Setup of garnet:
## median
module median
#(
    parameter MEM_DATA_WIDTH = 32,
    parameter LUT_ADDR_WIDTH = 10,  
    parameter MEM_ADDR_WIDTH = 10,  
    parameter PIXEL_DATA_WIDTH = 8,
    parameter IMG_WIDTH  = 320,
    parameter IMG_HEIGHT = 320
)(
    input clk,  
    input rst_n,  
    input [31:0] word0,
    input [31:0] word1,
    input [31:0] word2,
    output [PIXEL_DATA_WIDTH-1:0] pixel1,
    output [PIXEL_DATA_WIDTH-1:0] pixel2,
    output [PIXEL_DATA_WIDTH-1:0] pixel3,
    output [PIXEL_DATA_WIDTH-1:0] pixel4,
    output [LUT_ADDR_WIDTH-1:0] raddr_a,
    output [LUT_ADDR_WIDTH-1:0] raddr_b,
    output [LUT_ADDR_WIDTH-1:0] raddr_c,
    output [MEM_ADDR_WIDTH-1:0] waddr
);
Size in the first run: roughly 3,600 cells after synthesis.
make LEC_CHECK=0 ABC_AREA=1 CAP_MARGIN=25 CELL_PAD_IN_SITES_GLOBAL_PLACEMENT=3 CORE_ASPECT_RATIO=1.76 CORE_MARGIN=7 CORE_UTILIZATION=20 CTS_CLUSTER_DIAMETER=89 CTS_CLUSTER_SIZE=34 GPL_ROUTABILITY_DRIVEN=1 GPL_TIMING_DRIVEN=0 MAX_ROUTING_LAYER=met4 MIN_ROUTING_LAYER=met2 PLACE_DENSITY=0.39 SLEW_MARGIN=15 finish   # period 46.9 ns
run.sh (not shown) runs the stock make flow with config.mk's settings and CLKGATE_MAP_FILE=.
garnet did not stop at any stage, and its layout met the timing, design-rule and antenna checks.
## Diff of input files: willow against garnet
- a deleted PLACE_DENSITY that had been 0.39
- a deleted GPL_TIMING_DRIVEN that had been 0
- a deleted GPL_ROUTABILITY_DRIVEN that had been 1
- a change of CTS_CLUSTER_SIZE from 34 to 75
- a change of SLEW_MARGIN from 15 to 20
- a deleted MIN_ROUTING_LAYER that had been met2
- a change of CTS_CLUSTER_DIAMETER from 89 to 46
- a change of CORE_UTILIZATION from 20 to 71
- a deleted CELL_PAD_IN_SITES_GLOBAL_PLACEMENT that had been 3
- a deleted CORE_ASPECT_RATIO that had been 1.76
- a change of CORE_MARGIN from 7 to 2
- a change of CAP_MARGIN from 25 to 20
- a change of the clock period (ns, I/O delays scaled along) from 46.9 to 17.9
Findings:
Summary of willow over garnet: synthesized netlist cell count comparable, die span in x now smaller, row count now smaller. willow never completed, since it errored out during global routing.
The following lists how nickel was set up differently from willow:
- swapping 75 for 93 in CTS_CLUSTER_SIZE
- swapping 46 for 400 in CTS_CLUSTER_DIAMETER
- clearing MAX_ROUTING_LAYER, which used to be met4
- swapping 71 for 72 in CORE_UTILIZATION
- swapping 17.9 for 12.4 in the clock period (ns, I/O delays scaled along)
willow and nickel: no clean run. Re full die area: willow was higher than nickel. As far as number of top-level pins goes, nickel and willow are indistinguishable; the numbers are identical. Count of library flops with an enable pin delta (willow -> nickel): insignificant. Sort willow and nickel by overall die width, descending, and willow comes first.
Input changes introduced in zinc (baseline for comparison: nickel):
- ABC_AREA removed (was 1)
- CTS_CLUSTER_DIAMETER changed from 400 to 47
- CTS_CLUSTER_SIZE changed from 93 to 42
- CORE_UTILIZATION changed from 72 to 68
- the clock period (ns, I/O delays scaled along) changed from 12.4 to 16.2
### Flow results
zinc did not finish; a tool error ended it in clock tree synthesis.
zinc: simple-gate share of the synthesized area is 12 points lower than what nickel reported.
Cell area after technology mapping, zinc and nickel, higher one = zinc.
Summary — fraction of the core area occupied by cells at floorplan, zinc relative to nickel: lower, by 3.8 points.
Number of nets produced by synthesis for zinc is lower than for nickel.


## v30
Starting RTL as in the previous note.
Settings: LEC_CHECK=0, CAP_MARGIN=20, CORE_ASPECT_RATIO=1.76, CORE_MARGIN=6, CORE_UTILIZATION=23, CTS_CLUSTER_DIAMETER=89, CTS_CLUSTER_SIZE=10, GPL_ROUTABILITY_DRIVEN=1, GPL_TIMING_DRIVEN=0, HOLD_SLACK_MARGIN=-0.02, MIN_ROUTING_LAYER=met2, PLACE_DENSITY=0.81, SLEW_MARGIN=15; clock period 46.9 ns.
> inputs changed (v30 -> v38)
Settings: clearing MIN_ROUTING_LAYER, which used to be met2; swapping 23 for 58 in CORE_UTILIZATION; clearing CORE_ASPECT_RATIO, which used to be 1.76; clearing GPL_ROUTABILITY_DRIVEN, which used to be 1; clearing GPL_TIMING_DRIVEN, which used to be 0; clearing CTS_CLUSTER_SIZE, which used to be 10; clearing PLACE_DENSITY, which used to be 0.81; swapping 6 for 2 in CORE_MARGIN; swapping 15 for 20 in SLEW_MARGIN; clearing HOLD_SLACK_MARGIN, which used to be -0.02; clearing CTS_CLUSTER_DIAMETER, which used to be 89; swapping 46.9 for 16.2 in the clock period (ns, I/O delays scaled along).
Results
The flow ended early for v38: it failed with a tool error in global routing. Diff v30 -> v38: area of the core region went down by 60%; total number of H-tree levels was more or less identical; placed wire-length estimate went down by 6.2%; overall die area went down by about 60%. Compared v38 against v30; total placed cells including tap cells within noise. For instance area after placement, dividing the value from v38 by the value from v30 gives 1.2. Diff v38..v30 | area after synthesis | unchanged.
diff inputs: v38 => v43
Settings: CORE_UTILIZATION changed from 58 to 69; TNS_END_PERCENT newly set to 70; CELL_PAD_IN_SITES_GLOBAL_PLACEMENT newly set to 2; the clock period (ns, I/O delays scaled along) changed from 16.2 to 35.4.
==> results <==
v43: GPL-0301 in global placement without I/O -> run aborted. v38 -> v43: area after synthesis delta 0, exact match. Summary: with v38 as the reference, width of the die in v43 moved down by a little under 10%. Re multiplexer area fraction after synthesis: no difference whatsoever between v43 and v38. Taking v38 as the reference, in v43 die outline height dropped 17 µm; synthesized cell count about even; floorplan-stage core utilization now larger; total core area moved down; number of standard-cell rows in the floorplan went down 6. Die size, v38 and v43: higher on v38.
Relative to v43, the following input files were edited for v6:
Settings: removing CELL_PAD_IN_SITES_GLOBAL_PLACEMENT (formerly 2); setting SETUP_SLACK_MARGIN to -1.43 for the first time; setting PLACE_DENSITY to 0.66 for the first time; removing TNS_END_PERCENT (formerly 70); changing CORE_UTILIZATION from 69 to 72; changing the clock period (ns, I/O delays scaled along) from 35.4 to 23.7.
Results
Finished, but not clean: v6, with max-capacitance violations, max-slew violations, negative setup slack.
Comparing v6 against v43, there is no change at all in area reported by Yosys stat.
Diff v6..v43 | simple-gate share of the synthesized area | unchanged
On post-synth net total, v43 and v6 are basically level.
In v6 the die size turned out 1400 µm² lower than in v43.
[compare] base=v43 new=v6: initial core utilization rose by 3.8 points; aoi/oai-family share of the synthesized area was more or less identical.
STATUS area of the core region: v6 wins against v43
On unique cell type count in the Yosys netlist, v43 and v6 are neck and neck.
Diff v43 -> v6: die extent in y decreased by about 2% relative to the old numbers; number of core rows decreased by 2 relative to the old numbers.
[inputs] v8 vs v6
Settings: ABC_AREA: unset -> 1; PLACE_DENSITY: 0.66 -> unset; CORE_UTILIZATION: 72 -> 52; SETUP_SLACK_MARGIN: -1.43 -> unset; CTS_CLUSTER_SIZE: unset -> 95; the clock period (ns, I/O delays scaled along): 23.7 -> 27.1.
[summary]
v6: complete, dirty (max-capacitance violations, max-slew violations, negative setup slack)
v8 finished every step from synthesis to the final layout, and the layout passed the timing, design-rule and antenna checks.
Delta(count of plain and timing-repair buffers in the layout, v8 - v6) < 0
Between v6 and v8, required time of the worst setup path is higher for v8, v6 comes in under that.
v6 -> v8: total detailed-routing wirelength decreased by more than 10%
From v6 to v8 the numbers moved as follows: number of vias after detailed routing dropped 4,408; pre-CTS setup slack climbed 3.58 ns; number of stages on the worst hold path barely changed; total of clock buffers placed in the layout climbed 2.
Of the two values seen for critical-path cell with the highest stage delay, sky130_fd_sc_hd__or4_1 was produced by v6 and sky130_fd_sc_hd__o21ai_0 by v8.
Placed instance count in v8 is about 10% higher than in v6
